==> 09-09 <==
==> flow/design.v <==
module control_unit(
    input wire [7:0] instr,          
    input wire [2:0] state,          
    input wire zf,                   
    input wire reset,                
    output reg [2:0] next_state,     
    output reg pc_we,                
    output reg pc_sel,               
    output reg pc_jmp_sel,           
    output reg [3:0] pc_offset,      
    output reg addr_sel,             
    output reg [3:0] addr_offset,    
    output reg mem_sel,              
    output reg mem_we,               
    output reg [2:0] alu_opcode,     
    output reg alu_sel_a,            
    output reg alu_sel_b,            
    output reg alu_we,               
    output reg zf_we,                
    output reg ir_we,                
    output reg a_sel,                
    output reg a_we,                 
    output reg b_sel,                
    output reg b_we,                 
    output reg halt                  
);
    localparam ADD    = 3'b000;
    localparam AND    = 3'b001;
    localparam NOT    = 3'b010;
    localparam LOAD   = 3'b011;
    localparam STORE  = 3'b100;
    localparam JUMP   = 3'b101;
    localparam JUMPz  = 3'b110;
    localparam HALT   = 3'b111;
    localparam FETCH      = 3'b000; 
    localparam DECODE     = 3'b001;
    localparam EXECUTE    = 3'b010;
    localparam MEMORY     = 3'b011;
    localparam WRITEBACK  = 3'b100;
    localparam HALT_STATE = 3'b101;
    localparam IDLE       = 3'b110;
    always @(*) begin
        pc_we = 0;               
        pc_sel = 0;              
        pc_jmp_sel = 0;          
        pc_offset = 4'b0000;     
        addr_sel = 0;            
        addr_offset = 4'b0000;   
        mem_sel = 0;             
        mem_we = 0;              
        alu_opcode = 3'b000;     
        alu_sel_a = 0;           
        alu_sel_b = 0;           
        alu_we = 0;              
        zf_we = 0;               
        ir_we = 0;               
        a_sel = 0;               
        a_we = 0;                
        b_sel = 0;               
        b_we = 0;                
        halt = 0;                
        next_state = FETCH;      
        if (reset) begin
            next_state = FETCH;      
        end
        else begin
            case (state)
                FETCH: begin                     
                    next_state = DECODE;         
                    pc_we = 1;                   
                    ir_we = 1;                   
                end
                DECODE: begin    
                    case (instr[7:5])       
                        ADD, AND, NOT, JUMP, JUMPz: begin
                            next_state = EXECUTE;       
                        end
                        LOAD, STORE: begin
                            next_state = MEMORY;
                        end
                        HALT: begin
                            next_state = HALT_STATE;
                        end
                    endcase
                end
                EXECUTE: begin                           
                    case (instr[7:5])
                        ADD, AND: begin
                            alu_opcode = instr[7:5];     
                            alu_sel_a = instr[3];        
                            alu_sel_b = instr[2];        
                            alu_we = 1;                  
                            zf_we = 1;                   
                            next_state = WRITEBACK;
                        end
                        NOT: begin
                            alu_opcode = instr[7:5];     
                            alu_sel_a = instr[3];        
                            alu_we = 1;                  
                            zf_we = 1;                   
                            next_state = WRITEBACK;
                        end
                        JUMP: begin
                            pc_jmp_sel = instr[4];       
                            pc_offset = instr[3:0];      
                            pc_sel = 1;                  
                            pc_we = 1;                   
                            next_state = IDLE;
                        end
                        JUMPz: begin
                            if (zf == 1) begin
                                pc_jmp_sel = instr[4];   
                                pc_offset = instr[3:0];  
                                pc_sel = 1;              
                                pc_we = 1;               
                            end
                            next_state = IDLE;
                        end
                    endcase
                end
                MEMORY: begin                                    
                    case (instr[7:5])
                        LOAD: begin
                            addr_offset = instr[3:0];    
                            addr_sel = 1;                
                            next_state = WRITEBACK;
                        end
                        STORE: begin
                            addr_offset = instr[3:0];    
                            addr_sel = 1;                
                            mem_sel = instr[4];          
                            mem_we = 1;                  
                            next_state = IDLE;
                        end
                    endcase
                end
                WRITEBACK: begin                         
                    case (instr[7:5])
                        ADD, AND, NOT: begin
                            if (instr[4] == 0) begin
                                a_sel = 1;               
                                a_we = 1;                
                            end else begin
                                b_sel = 1;               
                                b_we = 1;                
                            end
                            next_state = FETCH;
                        end
                        LOAD: begin
                            if (instr[4] == 0) begin
                                a_we = 1;            
                            end else begin
                                b_we = 1;            
                            end
                            next_state = FETCH;
                        end
                    endcase
                end 
                HALT_STATE: begin
                    halt = 1;
                    next_state = HALT_STATE;
                end
                IDLE: begin
                    next_state = FETCH;
                end
            endcase
        end
    end
endmodule
module alu(
    input wire [2:0] opcode,         
    input wire [7:0] a,              
    input wire [7:0] b,              
    output reg [7:0] y,              
    output reg zf                    
);
    localparam ADD = 3'b000;         
    localparam AND = 3'b001;         
    localparam NOT = 3'b010;         
always @(*) begin
    zf = 0;
    case (opcode)
        ADD: begin             
            y = a + b;
        end
        AND: begin              
            y = a & b;
        end
        NOT: begin              
            y = ~a;
        end
        default: begin               
            y = 8'b00000000;
        end
    endcase
    if (y == 8'b00000000) begin
        zf = 1;
    end
end
endmodule
module register #(
    parameter WIDTH = 8
)(
    input wire clk,                  
    input wire rst,                  
    input wire we,                   
    input wire [WIDTH-1:0] d,        
    output reg [WIDTH-1:0] q         
);
    always @(posedge clk) begin      
        if (rst) begin
            q <= {WIDTH{1'b0}};      
        end else if (we) begin
            q <= d;                  
        end
    end
endmodule
module mux_2to1 (
    input wire [7:0] in0,    
    input wire [7:0] in1,    
    input wire sel,          
    output wire [7:0] out    
);
    assign out = sel ? in1 : in0;
endmodule
module adder(
    input wire [7:0] a,
    input wire [7:0] b,
    output wire [7:0] sum
);
    assign sum = a + b;
endmodule
module zext(
    input wire [3:0] in,
    output wire [7:0] out
);
assign out = {4'b0000, in};
endmodule
module cpu_8b(
    input wire clk,
    input wire rst,
    output wire halt,
    output wire mem_we,
    output wire [7:0] mem_addr,
    output wire [7:0] mem_wdata,
    input wire [7:0] mem_rdata
);
    wire [7:0] mem_d_i;
    wire [7:0] mem_d_o;
    assign mem_wdata = mem_d_i;
    assign mem_d_o = mem_rdata;
    wire [2:0] alu_opcode;
    wire [7:0] alu_a;
    wire [7:0] alu_b;
    wire a_we;
    wire [7:0] a_reg_i;
    wire [7:0] a_reg_o;
    wire b_we;
    wire [7:0] b_reg_i;
    wire [7:0] b_reg_o;
    wire alu_we;
    wire [7:0] alu_res_next;
    wire [7:0] alu_res;
    wire zf_we;
    wire zf_next;
    wire zf;
    wire ir_we;
    wire [7:0] instr;
    wire [2:0] next_state;
    wire [2:0] state;
    wire pc_we;
    wire [7:0] pc_next;
    wire [7:0] pc;
    wire alu_sel_a;
    wire alu_sel_b;
    wire a_sel;
    wire b_sel;
    wire mem_sel;
    wire [7:0] offset_addr;
    wire addr_sel;
    wire [7:0] addr_offset_zext;
    wire [3:0] addr_offset;
    wire [3:0] pc_offset;
    wire [7:0] pc_offset_zext;
    wire [7:0] inc_pc;
    wire [7:0] new_pc;
    wire pc_sel;
    wire [7:0] jmp_reg_val;
    wire pc_jmp_sel;
    control_unit cpu_control(
        .instr(instr),
        .state(state),
        .zf(zf),
        .reset(rst),
        .next_state(next_state),
        .pc_we(pc_we),
        .pc_sel(pc_sel),
        .pc_jmp_sel(pc_jmp_sel),
        .pc_offset(pc_offset),
        .addr_sel(addr_sel),
        .addr_offset(addr_offset),
        .mem_sel(mem_sel),
        .mem_we(mem_we),
        .alu_opcode(alu_opcode),
        .alu_sel_a(alu_sel_a),
        .alu_sel_b(alu_sel_b),
        .alu_we(alu_we),
        .zf_we(zf_we),
        .ir_we(ir_we),
        .a_sel(a_sel),
        .a_we(a_we),
        .b_sel(b_sel),
        .b_we(b_we),
        .halt(halt)
    );
    alu alu_unit(
        .opcode(alu_opcode),
        .a(alu_a),
        .b(alu_b),
        .y(alu_res_next),
        .zf(zf_next)
    );
    register #(.WIDTH(8)) a_register(
        .clk(clk),
        .rst(rst),
        .we(a_we),
        .d(a_reg_i),
        .q(a_reg_o)
    );
    register #(.WIDTH(8)) b_register(
        .clk(clk),
        .rst(rst),
        .we(b_we),
        .d(b_reg_i),
        .q(b_reg_o)
    );
    register #(.WIDTH(8)) alu_register(
        .clk(clk),
        .rst(rst),
        .we(alu_we),
        .d(alu_res_next),
        .q(alu_res)
    );
    register #(.WIDTH(1)) zf_register(
        .clk(clk),
        .rst(rst),
        .we(zf_we),
        .d(zf_next),
        .q(zf)
    );
    register #(.WIDTH(8)) instruction_register(
        .clk(clk),
        .rst(rst),
        .we(ir_we),
        .d(mem_d_o),
        .q(instr)
    );
    register #(.WIDTH(3)) state_register(
        .clk(clk),
        .rst(rst),
        .we(1'b1),
        .d(next_state),
        .q(state)
    );
    register #(.WIDTH(8)) program_counter(
        .clk(clk),
        .rst(rst),
        .we(pc_we),
        .d(pc_next),
        .q(pc)
    );
    mux_2to1 alu_a_mux(
        .in0(a_reg_o),
        .in1(b_reg_o),
        .sel(alu_sel_a),
        .out(alu_a)
    );
    mux_2to1 alu_b_mux(
        .in0(a_reg_o),
        .in1(b_reg_o),
        .sel(alu_sel_b),
        .out(alu_b)
    );
    mux_2to1 a_register_mux(
        .in0(mem_d_o),
        .in1(alu_res),
        .sel(a_sel),
        .out(a_reg_i)
    );
    mux_2to1 b_register_mux(
        .in0(mem_d_o),
        .in1(alu_res),
        .sel(b_sel),
        .out(b_reg_i)
    );
    mux_2to1 mem_data_mux(
        .in0(a_reg_o),
        .in1(b_reg_o),
        .sel(mem_sel),
        .out(mem_d_i)
    );
    mux_2to1 mem_addr_mux(
        .in0(pc),
        .in1(offset_addr),
        .sel(addr_sel),
        .out(mem_addr)
    );
    adder addr_adder(
        .a(addr_offset_zext),
        .b(pc),
        .sum(offset_addr)
    );
    zext addr_zext(
        .in(addr_offset),
        .out(addr_offset_zext)
    );
    zext pc_zext(
        .in(pc_offset),
        .out(pc_offset_zext)
    );
    mux_2to1 pc_mux(
        .in0(inc_pc),
        .in1(new_pc),
        .sel(pc_sel),
        .out(pc_next)
    );
    adder inc_pc_adder(
        .a(pc),
        .b(8'b00000001),
        .sum(inc_pc)
    );
    adder new_pc_adder(
        .a(pc_offset_zext),
        .b(jmp_reg_val),
        .sum(new_pc)
    );
    mux_2to1 jump_mux(
        .in0(a_reg_o),
        .in1(b_reg_o),
        .sel(pc_jmp_sel),
        .out(jmp_reg_val)
    );
endmodule
==> flow/run.sh <==
#!/bin/bash
# the make line also repeats each setting of config.mk as NAME=value (left out here)
make -C /OpenROAD-flow-scripts/flow DESIGN_CONFIG=/design/flow/config.mk WORK_HOME=/design/flow/orfs CLKGATE_MAP_FILE= finish
==> flow/config.mk <==
export PLATFORM = sky130hd
export DESIGN_NAME = cpu_8b
export DESIGN_NICKNAME = cpu_8b
export VERILOG_FILES = /design/flow/design.v
export SDC_FILE = /design/flow/constraint.sdc
export NUM_CORES = 4
export LEC_CHECK = 0
export ABC_AREA = 1
export CAP_MARGIN = 25
export CELL_PAD_IN_SITES_GLOBAL_PLACEMENT = 3
export CORE_ASPECT_RATIO = 1.07
export CORE_MARGIN = 4
export CORE_UTILIZATION = 41
export CTS_CLUSTER_DIAMETER = 108
export GPL_ROUTABILITY_DRIVEN = 1
export GPL_TIMING_DRIVEN = 0
export HOLD_SLACK_MARGIN = 0.25
export MAX_ROUTING_LAYER = met5
export PLACE_DENSITY_LB_ADDON = 0.2
export SETUP_SLACK_MARGIN = 0.22
export SLEW_MARGIN = 35
==> flow/constraint.sdc <==
create_clock -name core_clock -period 4.38 [get_ports {clk}]
set_input_delay 0.8760 -clock core_clock [delete_from_list [all_inputs] [get_ports {clk}]]
set_output_delay 0.8760 -clock core_clock [all_outputs]
set_load 0.01 [all_outputs]
==> 04-20 (differences from 09-09) <==
==> flow/config.mk (replaced) <==
export PLATFORM = sky130hd
export DESIGN_NAME = cpu_8b
export DESIGN_NICKNAME = cpu_8b
export VERILOG_FILES = /design/flow/design.v
export SDC_FILE = /design/flow/constraint.sdc
export NUM_CORES = 4
export LEC_CHECK = 0
export ABC_AREA = 1
export CAP_MARGIN = 20
export CORE_ASPECT_RATIO = 1.07
export CORE_MARGIN = 2
export CORE_UTILIZATION = 72
export CTS_CLUSTER_DIAMETER = 108
export CTS_CLUSTER_SIZE = 37
export GPL_ROUTABILITY_DRIVEN = 1
export GPL_TIMING_DRIVEN = 1
export MAX_ROUTING_LAYER = met4
export PLACE_DENSITY = 0.38
export SLEW_MARGIN = 35
==> flow/constraint.sdc (replaced) <==
create_clock -name core_clock -period 3.21 [get_ports {clk}]
set_input_delay 0.6420 -clock core_clock [delete_from_list [all_inputs] [get_ports {clk}]]
set_output_delay 0.6420 -clock core_clock [all_outputs]
set_load 0.01 [all_outputs]
==> 10-05 (differences from 09-09) <==
==> flow/config.mk (replaced) <==
export PLATFORM = sky130hd
export DESIGN_NAME = cpu_8b
export DESIGN_NICKNAME = cpu_8b
export VERILOG_FILES = /design/flow/design.v
export SDC_FILE = /design/flow/constraint.sdc
export NUM_CORES = 4
export LEC_CHECK = 0
export CAP_MARGIN = 20
export CORE_MARGIN = 2
export CORE_UTILIZATION = 65
export SLEW_MARGIN = 20
==> flow/constraint.sdc (replaced) <==
create_clock -name core_clock -period 4.1 [get_ports {clk}]
set_input_delay 0.8200 -clock core_clock [delete_from_list [all_inputs] [get_ports {clk}]]
set_output_delay 0.8200 -clock core_clock [all_outputs]
set_load 0.01 [all_outputs]
==> results_dict.tcl <==
# metrics dict for downstream scripts
set metrics [dict create \
    status "did not finish" \
    stop_stage "global routing (5_1_grt)" \
    firstError "[ERROR GRT-0232] Routing congestion too high. Check the congestion heatmap in the GUI." \
    post-synth-top-count-cell "nand2_1" \
    simple_gate_area_frac 0.3503 \
    yosys_area_mm2 0.003665 \
    die_w_um 72.97 \
    top_cell_area_share 0.2567 \
    syn_area_mm2 0.003665 \
    yosysCellCount 573 \
    aoi_share 0.1632 \
    area_leaders "dfxtp_1 (26%), nand2_1 (15%), inv_1 (8.3%)" \
    synth-xor-area-share 0.02629 \
]
The numbers above come from 04-20.

==> results_dict.tcl <==
# collected from the flow reports
set metrics [dict create \
    status "timing/DRC/antenna clean" \
    syn_area_mm2 0.003654 \
    die_w_um 78.97 \
    simple_gate_area_frac 0.2462 \
    post-synth-top-count-cell "nor2_1" \
    area_leaders "dfxtp_1 (26%), mux2_2 (7.4%), nor2_1 (6.3%)" \
    yosys_area_mm2 0.003654 \
    end_kind "flop" \
    clockRootBuffer "clkbuf_8" \
    aoi_share 0.1877 \
    top_cell_area_share 0.2575 \
    drv_cap 0 \
]
The numbers above come from 10-05.

==> results_dict.tcl <==
# metrics dict for downstream scripts
set metrics [dict create \
    aoi_share 0.1632 \
    synth-xor-area-share 0.02629 \
    firstError "[ERROR FLW-0024] Place density exceeds 1.0 (current PLACE_DENSITY_LB_ADDON =  0.2). Please check if the value of  PLACE_DENSITY_LB_ADDON is between 0 and 0.99." \
    area_leaders "dfxtp_1 (26%), nand2_1 (15%), inv_1 (8.3%)" \
    top_cell_area_share 0.2567 \
    die_w_um 99.40 \
    status "did not finish" \
    flop_cell "dfxtp_1" \
    simple_gate_area_frac 0.3503 \
    die_h_um 105.8 \
    yosysCellCount 573 \
    syn_area_mm2 0.003665 \
    post-synth-top-count-cell "nand2_1" \
    stop_stage "global placement without I/O (3_1_place_gp_skip_io)" \
    yosys_area_mm2 0.003665 \
]
The numbers above come from 09-09.

